Design FAdd, start of the top module:
module FAdd(
    input rst,
    input clk,
    input  [31:0]               a,
    input  [31:0]               b,
    output reg [31:0]           c,
    output reg [2:0]           state
);
clock: 3.3 ns
lec_check: 0
abc_area: 1
cap_margin: 40
cell_pad_in_sites_detail_placement: 0
core_aspect_ratio: 0.67
core_margin: 9
core_utilization: 40
cts_cluster_diameter: 181
gpl_routability_driven: 1
gpl_timing_driven: 0
hold_slack_margin: 0.04
max_routing_layer: met4
min_routing_layer: met1
place_density_lb_addon: 0.27
setup_slack_margin: 0.67
slew_margin: 20
run.sh (not shown) runs the stock make flow with config.mk's settings and CLKGATE_MAP_FILE=.
The starting point finished clean.
Edit:
ABC_AREA = unset   (was 1)
CAP_MARGIN = 20   (was 40)
CELL_PAD_IN_SITES_DETAIL_PLACEMENT = unset   (was 0)
CORE_ASPECT_RATIO = 1.03   (was 0.67)
CORE_MARGIN = 3   (was 9)
CTS_CLUSTER_DIAMETER = 371   (was 181)
CTS_CLUSTER_SIZE = 98   (was unset)
GPL_TIMING_DRIVEN = unset   (was 0)
HOLD_SLACK_MARGIN = unset   (was 0.04)
MAX_ROUTING_LAYER = unset   (was met4)
SETUP_SLACK_MARGIN = -0.32   (was 0.67)
Outcome:
- The new run finished but failed the layout checks on setup timing
- setup slack gets worse by 0.51 ns
- via count goes down by a quarter to a third
- sequential cell count stays the same
- global-route usage went down by 1.6 points
- register-to-register slack got worse by 0.51 ns
- first-iteration DRC count fell by well over a third
- clock-buffer cell count went up by 3
- design area went down by roughly a tenth
- total power is lower by well over a third
- combinational power went down by well over a third
- maximum frequency goes down by about a fifth
Edit:
CORE_ASPECT_RATIO = unset   (was 1.03)
CORE_MARGIN = 2   (was 3)
CTS_CLUSTER_DIAMETER = unset   (was 371)
CTS_CLUSTER_SIZE = unset   (was 98)
GPL_ROUTABILITY_DRIVEN = unset   (was 1)
MIN_ROUTING_LAYER = unset   (was met1)
PLACE_DENSITY_LB_ADDON = unset   (was 0.27)
SETUP_SLACK_MARGIN = unset   (was -0.32)
clock period = 5.36 ns   (was 3.3 ns; I/O delays follow)
Result: The changed run completed without violations; final area went down by 14%; power went down by 44%; setup slack is better by 1.2 ns; flip-flop count is unchanged; sequential power went down by 37%; wire length went down by about 5.5%; register-to-register slack is better by 1.2 ns; die size went down by about 2.1%; critical path depth went down by 2; sequential share of layout area went up by 4.0 points.
Edit:
CTS_CLUSTER_DIAMETER = 400   (was unset)
CTS_CLUSTER_SIZE = 99   (was unset)
TNS_END_PERCENT = 15   (was unset)
clock period = 10.0 ns   (was 5.36 ns; I/O delays follow)
Sequential cell count is unchanged.
Routed wire length decreases by 0.34%.
Count of clock-buffer cells in the layout decreases by 1.
Design area decreases by 1.1%.
Area after synthesis is unchanged.
Power decreases by 47%.
Hold slack loses 0.022 ns.
Sequential share of layout area increases by 0.31 points.
Edit:
ABC_AREA = 0   (was unset)
CELL_PAD_IN_SITES_DETAIL_PLACEMENT = 2   (was unset)
CORE_ASPECT_RATIO = 0.89   (was unset)
CTS_CLUSTER_DIAMETER = 190   (was 400)
CTS_CLUSTER_SIZE = unset   (was 99)
GPL_TIMING_DRIVEN = 0   (was unset)
HOLD_SLACK_MARGIN = 0.3   (was unset)
TNS_END_PERCENT = 10   (was 15)
Wire length goes up by about 44%.
Final area came out higher by 2.4%.
Maximum frequency came out lower by about 6%.
Via count goes up by 17%.
Edit:
ABC_AREA = unset   (was 0)
CELL_PAD_IN_SITES_DETAIL_PLACEMENT = unset   (was 2)
CORE_ASPECT_RATIO = unset   (was 0.89)
CORE_UTILIZATION = 55   (was 40)
CTS_CLUSTER_DIAMETER = unset   (was 190)
GPL_TIMING_DRIVEN = unset   (was 0)
HOLD_SLACK_MARGIN = unset   (was 0.3)
TNS_END_PERCENT = unset   (was 10)
clock period = 7.16 ns   (was 10.0 ns; I/O delays follow)
Worst setup slack loses 1.9 ns.
Total power rises by 21%.
Sequential power came out higher by 39%.
Final area decreases by 3.5%.

Starting RTL as in the previous note.
==> flow/design.v (excerpt) <==
module FAdd(
    input rst,
    input clk,
    input  [31:0]               a,
    input  [31:0]               b,
    output reg [31:0]           c,
    output reg [2:0]           state
);
make LEC_CHECK=0 ABC_AREA=0 CAP_MARGIN=25 CELL_PAD_IN_SITES_DETAIL_PLACEMENT=0 CORE_ASPECT_RATIO=0.89 CORE_MARGIN=8 CORE_UTILIZATION=45 CTS_CLUSTER_DIAMETER=190 GPL_TIMING_DRIVEN=0 MAX_ROUTING_LAYER=met4 SETUP_SLACK_MARGIN=0.21 SLEW_MARGIN=20 TNS_END_PERCENT=10 finish   # period 4.56 ns
==> next run, changes <==
==> flow/config.mk (replaced) <==
export PLATFORM = sky130hd
export DESIGN_NAME = FAdd
export DESIGN_NICKNAME = FAdd
export VERILOG_FILES = /design/flow/design.v
export SDC_FILE = /design/flow/constraint.sdc
export NUM_CORES = 4
export LEC_CHECK = 0
export CAP_MARGIN = 20
export CORE_MARGIN = 2
export CORE_UTILIZATION = 72
export CTS_CLUSTER_DIAMETER = 377
export CTS_CLUSTER_SIZE = 100
export SLEW_MARGIN = 20
==> flow/constraint.sdc (replaced) <==
create_clock -name core_clock -period 7.16 [get_ports {clk}]
set_input_delay 1.4320 -clock core_clock [delete_from_list [all_inputs] [get_ports {clk}]]
set_output_delay 1.4320 -clock core_clock [all_outputs]
set_load 0.01 [all_outputs]
The new run ran to the end with no violations.
Utilization rose by 29 points.
Wire length fell by 12%.
Worst setup slack gets better by 1.8 ns.
Cell area fell by 4.0%.

Starting RTL as in the previous note.
make LEC_CHECK=0 CAP_MARGIN=20 CORE_ASPECT_RATIO=1.03 CORE_MARGIN=3 CORE_UTILIZATION=65 CTS_CLUSTER_DIAMETER=28 GPL_ROUTABILITY_DRIVEN=1 MIN_ROUTING_LAYER=met1 SETUP_SLACK_MARGIN=1.09 SLEW_MARGIN=20 TNS_END_PERCENT=100 finish   # period 3.67 ns
The starting point ended with an error in global routing on GRT-0232.
Change:
CORE_UTILIZATION = 40   (was 65)
CTS_CLUSTER_DIAMETER = 397   (was 28)
CTS_CLUSTER_SIZE = 99   (was default)
PLACE_DENSITY_LB_ADDON = 0.27   (was default)
SETUP_SLACK_MARGIN = -0.3   (was 1.09)
TNS_END_PERCENT = default   (was 100)
clock period = 3.3 ns   (was 3.67 ns; I/O delays follow)
=> The changed run completed and failed the layout checks on negative setup slack. Die area grows by well over a third. Synthesized cell count is unchanged. Area after synthesis stays the same.

Starting RTL as in the previous note.
Settings: LEC_CHECK=0, CAP_MARGIN=20, CORE_MARGIN=2, CORE_UTILIZATION=72, CTS_CLUSTER_DIAMETER=384, CTS_CLUSTER_SIZE=100, SETUP_SLACK_MARGIN=-0.69, SLEW_MARGIN=20, TNS_END_PERCENT=10; clock period 7.16 ns.
The starting point completed without violations.
Next try:
- CORE_UTILIZATION: 72 -> 68
- CTS_CLUSTER_DIAMETER: 384 -> unset
- CTS_CLUSTER_SIZE: 100 -> unset
- HOLD_SLACK_MARGIN: unset -> -0.09
- SETUP_SLACK_MARGIN: -0.69 -> unset
- TNS_END_PERCENT: 10 -> unset
- clock period: 7.16 -> 3.66 ns (I/O delays scaled with it)
Outcome: With this change the flow ran to the end with violations: negative setup slack. Sequential cell count is unchanged. Total power climbs by 100%. Utilization rises by 0.47 points.

FAdd again, from the RTL that the note above started with.
make LEC_CHECK=0 CAP_MARGIN=20 CORE_MARGIN=2 CORE_UTILIZATION=40 CTS_CLUSTER_DIAMETER=400 CTS_CLUSTER_SIZE=98 HOLD_SLACK_MARGIN=0.28 SLEW_MARGIN=20 finish   # period 10.0 ns
Change:
--- a/flow/config.mk
+++ b/flow/config.mk
@@ -7,0 +8 @@
+export ABC_AREA = 1
@@ -10,2 +11,2 @@
-export CORE_UTILIZATION = 40
-export CTS_CLUSTER_DIAMETER = 400
+export CORE_UTILIZATION = 68
+export CTS_CLUSTER_DIAMETER = 355
@@ -13 +13,0 @@
-export HOLD_SLACK_MARGIN = 0.28
==> flow/constraint.sdc (replaced) <==
create_clock -name core_clock -period 4.2 [get_ports {clk}]
set_input_delay 0.8400 -clock core_clock [delete_from_list [all_inputs] [get_ports {clk}]]
set_output_delay 0.8400 -clock core_clock [all_outputs]
set_load 0.01 [all_outputs]
Effect: The changed run completed with no timing, DRC or antenna violations. Routed wire length rises by 23%. Hold slack loses 0.0069 ns. Synthesized cell count grows by 63%. Non-clock buffer count goes up by 26. Total power rises to 4.4 times its value. Via count rises by 44%. Clock power rose to 2.7 times its value. Sequential share of layout area decreases by 4.4 points. Core utilization increases by 32 points. Die size shrinks by 29%. Final area grows by 18%.

== old ==
FAdd again, from the RTL that the note above started with.
make LEC_CHECK=0 CAP_MARGIN=20 CORE_MARGIN=2 CORE_UTILIZATION=66 CTS_CLUSTER_DIAMETER=384 CTS_CLUSTER_SIZE=100 SLEW_MARGIN=20 finish   # period 7.16 ns
Both conditions hold for old: the flow ran to the end and the final layout passed the timing, design-rule and antenna checks.
Inputs modified between old and new:
# old
export LEC_CHECK = 0
export CAP_MARGIN = 20
export CORE_MARGIN = 2
export CORE_UTILIZATION = 66
export CTS_CLUSTER_DIAMETER = 384
export CTS_CLUSTER_SIZE = 100
export SLEW_MARGIN = 20
create_clock -name core_clock -period 7.16 [get_ports {clk}]
# new
export LEC_CHECK = 0
export CAP_MARGIN = 20
export CORE_MARGIN = 2
export CORE_UTILIZATION = 72
export CTS_CLUSTER_SIZE = 14
export SETUP_SLACK_MARGIN = -0.4
export SLEW_MARGIN = 20
create_clock -name core_clock -period 4.16 [get_ports {clk}]
--- outcome ---
Having completed the whole flow, old delivered a layout that passed the timing, design-rule and antenna checks.
STATUS run=new STAGES=ALL_DONE FINAL_CHECKS=FAILED CAUSE=setup timing
The clock buffer count reported for new is smaller than that of old by 2.
new against old; count of nets after finishing is up by a few percent.
Across both runs, fraction of area in registers was lower for new than for old.
Compared with old, in new final cell count essentially unchanged; critical path depth roughly the same; worst vdd rail ir drop increased 96%.
Re proportion of power drawn by the clock network: new is 1.4 points down on old.
Taking old over new, the total combinational power ratio works out to 0.55.
new: core utilization is 8.1 points higher than what old reported.
Sort old and new by combinational group share of total power, descending, and new comes first.
| total power | new vs old | 74% higher |

Starting RTL as in the previous note.
==> flow/config.mk <==
export PLATFORM = sky130hd
export DESIGN_NAME = FAdd
export DESIGN_NICKNAME = FAdd
export VERILOG_FILES = /design/flow/design.v
export SDC_FILE = /design/flow/constraint.sdc
export NUM_CORES = 4
export LEC_CHECK = 0
export ABC_AREA = 1
export CAP_MARGIN = 20
export CORE_ASPECT_RATIO = 0.5
export CORE_MARGIN = 2
export CORE_UTILIZATION = 72
export CTS_CLUSTER_DIAMETER = 394
export CTS_CLUSTER_SIZE = 98
export SETUP_SLACK_MARGIN = 0.42
export SLEW_MARGIN = 20
export TNS_END_PERCENT = 5
==> flow/constraint.sdc <==
create_clock -name core_clock -period 2.05 [get_ports {clk}]
set_input_delay 0.4100 -clock core_clock [delete_from_list [all_inputs] [get_ports {clk}]]
set_output_delay 0.4100 -clock core_clock [all_outputs]
set_load 0.01 [all_outputs]
The baseline did not get past clock tree synthesis with DPL-0038.
Next try:
==> flow/config.mk (replaced) <==
export PLATFORM = sky130hd
export DESIGN_NAME = FAdd
export DESIGN_NICKNAME = FAdd
export VERILOG_FILES = /design/flow/design.v
export SDC_FILE = /design/flow/constraint.sdc
export NUM_CORES = 4
export LEC_CHECK = 0
export CAP_MARGIN = 20
export CORE_MARGIN = 2
export CORE_UTILIZATION = 72
export CTS_CLUSTER_DIAMETER = 384
export CTS_CLUSTER_SIZE = 100
export SETUP_SLACK_MARGIN = 2.14
export SLEW_MARGIN = 20
export TNS_END_PERCENT = 5
==> flow/constraint.sdc (replaced) <==
create_clock -name core_clock -period 7.16 [get_ports {clk}]
set_input_delay 1.4320 -clock core_clock [delete_from_list [all_inputs] [get_ports {clk}]]
set_output_delay 1.4320 -clock core_clock [all_outputs]
set_load 0.01 [all_outputs]
After rerunning: Now the flow passed the timing, design-rule and antenna checks. Area after synthesis is lower by 17%. Synthesized cell count shrinks by about 40%. Die size is lower by about 16%.
Next try:
==> flow/config.mk (replaced) <==
export PLATFORM = sky130hd
export DESIGN_NAME = FAdd
export DESIGN_NICKNAME = FAdd
export VERILOG_FILES = /design/flow/design.v
export SDC_FILE = /design/flow/constraint.sdc
export NUM_CORES = 4
export LEC_CHECK = 0
export CAP_MARGIN = 20
export CORE_MARGIN = 2
export CORE_UTILIZATION = 40
export SLEW_MARGIN = 20
==> flow/constraint.sdc (replaced) <==
create_clock -name core_clock -period 10.0 [get_ports {clk}]
set_input_delay 2.0000 -clock core_clock [delete_from_list [all_inputs] [get_ports {clk}]]
set_output_delay 2.0000 -clock core_clock [all_outputs]
set_load 0.01 [all_outputs]
Result: Global-route usage went down by 19 points; via count is lower by a few percent; final cell count rises by roughly a tenth.
Next try:
--- a/flow/config.mk
+++ b/flow/config.mk
@@ -8,4 +8,4 @@
 export CAP_MARGIN = 20
 export CORE_MARGIN = 2
-export CORE_UTILIZATION = 40
+export CORE_UTILIZATION = 38
 export SLEW_MARGIN = 20
==> flow/constraint.sdc (replaced) <==
create_clock -name core_clock -period 5.36 [get_ports {clk}]
set_input_delay 1.0720 -clock core_clock [delete_from_list [all_inputs] [get_ports {clk}]]
set_output_delay 1.0720 -clock core_clock [all_outputs]
set_load 0.01 [all_outputs]
Outcome: The changed run went through all stages and came out clean; sequential share of layout area went down by 0.19 points; total power went up by well over a third; wire length went up slightly; clock power went up by well over a third; area after synthesis is unchanged; final area went up slightly; setup slack degrades by 3.5 ns.
Next try:
--- a/flow/config.mk
+++ b/flow/config.mk
@@ -8,4 +8,6 @@
 export CAP_MARGIN = 20
 export CORE_MARGIN = 2
-export CORE_UTILIZATION = 38
+export CORE_UTILIZATION = 71
+export CTS_CLUSTER_DIAMETER = 295
+export CTS_CLUSTER_SIZE = 99
 export SLEW_MARGIN = 20
==> flow/constraint.sdc (replaced) <==
create_clock -name core_clock -period 10.0 [get_ports {clk}]
set_input_delay 2.0000 -clock core_clock [delete_from_list [all_inputs] [get_ports {clk}]]
set_output_delay 2.0000 -clock core_clock [all_outputs]
set_load 0.01 [all_outputs]
After rerunning: Wire length shrinks by 5.9%. Power shrinks by 46%. Sequential cell count does not change. Global-route usage grows by 20 points. Via count grows by 7.4%. Sequential share of layout area grows by 0.61 points. Cell area shrinks by 2.1%. Area after synthesis stays the same. Sequential power shrinks by 46%.

Starting RTL as in the previous note.
Settings: LEC_CHECK=0, CAP_MARGIN=20, CORE_MARGIN=2, CORE_UTILIZATION=72, CTS_CLUSTER_DIAMETER=384, CTS_CLUSTER_SIZE=100, PLACE_DENSITY=0.37, SETUP_SLACK_MARGIN=-0.69, SLEW_MARGIN=20; clock period 7.16 ns.
Rerun with:
Settings changed: ABC_AREA set to 1, CORE_UTILIZATION 72 to 71, CTS_CLUSTER_DIAMETER 384 to not set, CTS_CLUSTER_SIZE 100 to not set, PLACE_DENSITY 0.37 to not set, SETUP_SLACK_MARGIN -0.69 to not set.
Clock period 7.16 ns to 2.18 ns, I/O delays scaled along.
What happened: The new run died in 4_1_cts. Die area rose by 21%. Synthesized area rose by about 20%. Synthesized cell count rose by 63%.
Rerun with:
Settings changed: ABC_AREA 1 to not set, CORE_ASPECT_RATIO set to 0.84, CORE_UTILIZATION 71 to 40, GPL_TIMING_DRIVEN set to 0.
Clock period 2.18 ns to 10.0 ns, I/O delays scaled along.
=> With this change the flow went through all stages and came out clean; synthesized area drops by about a fifth; die area climbs by well over a third; synthesized cell count drops by well over a third.
Rerun with:
Settings changed: CORE_ASPECT_RATIO 0.84 to not set, CORE_UTILIZATION 40 to 69, GPL_TIMING_DRIVEN 0 to not set, SETUP_SLACK_MARGIN set to 0.56.
Clock period 10.0 ns to 4.2 ns, I/O delays scaled along.
Setup slack degrades by 4.3 ns.
Sequential share of layout area is lower by 0.51 points.
Critical path depth is higher by 2.
Cell count shrinks by 10%.
Core utilization is higher by 36 points.
Area after synthesis does not change.
Register-to-register slack loses 5.1 ns.
Count of clock-buffer cells in the layout drops by 1.
Global-route usage climbs by 17 points.
Power is estimated from default activity; no workload was simulated.
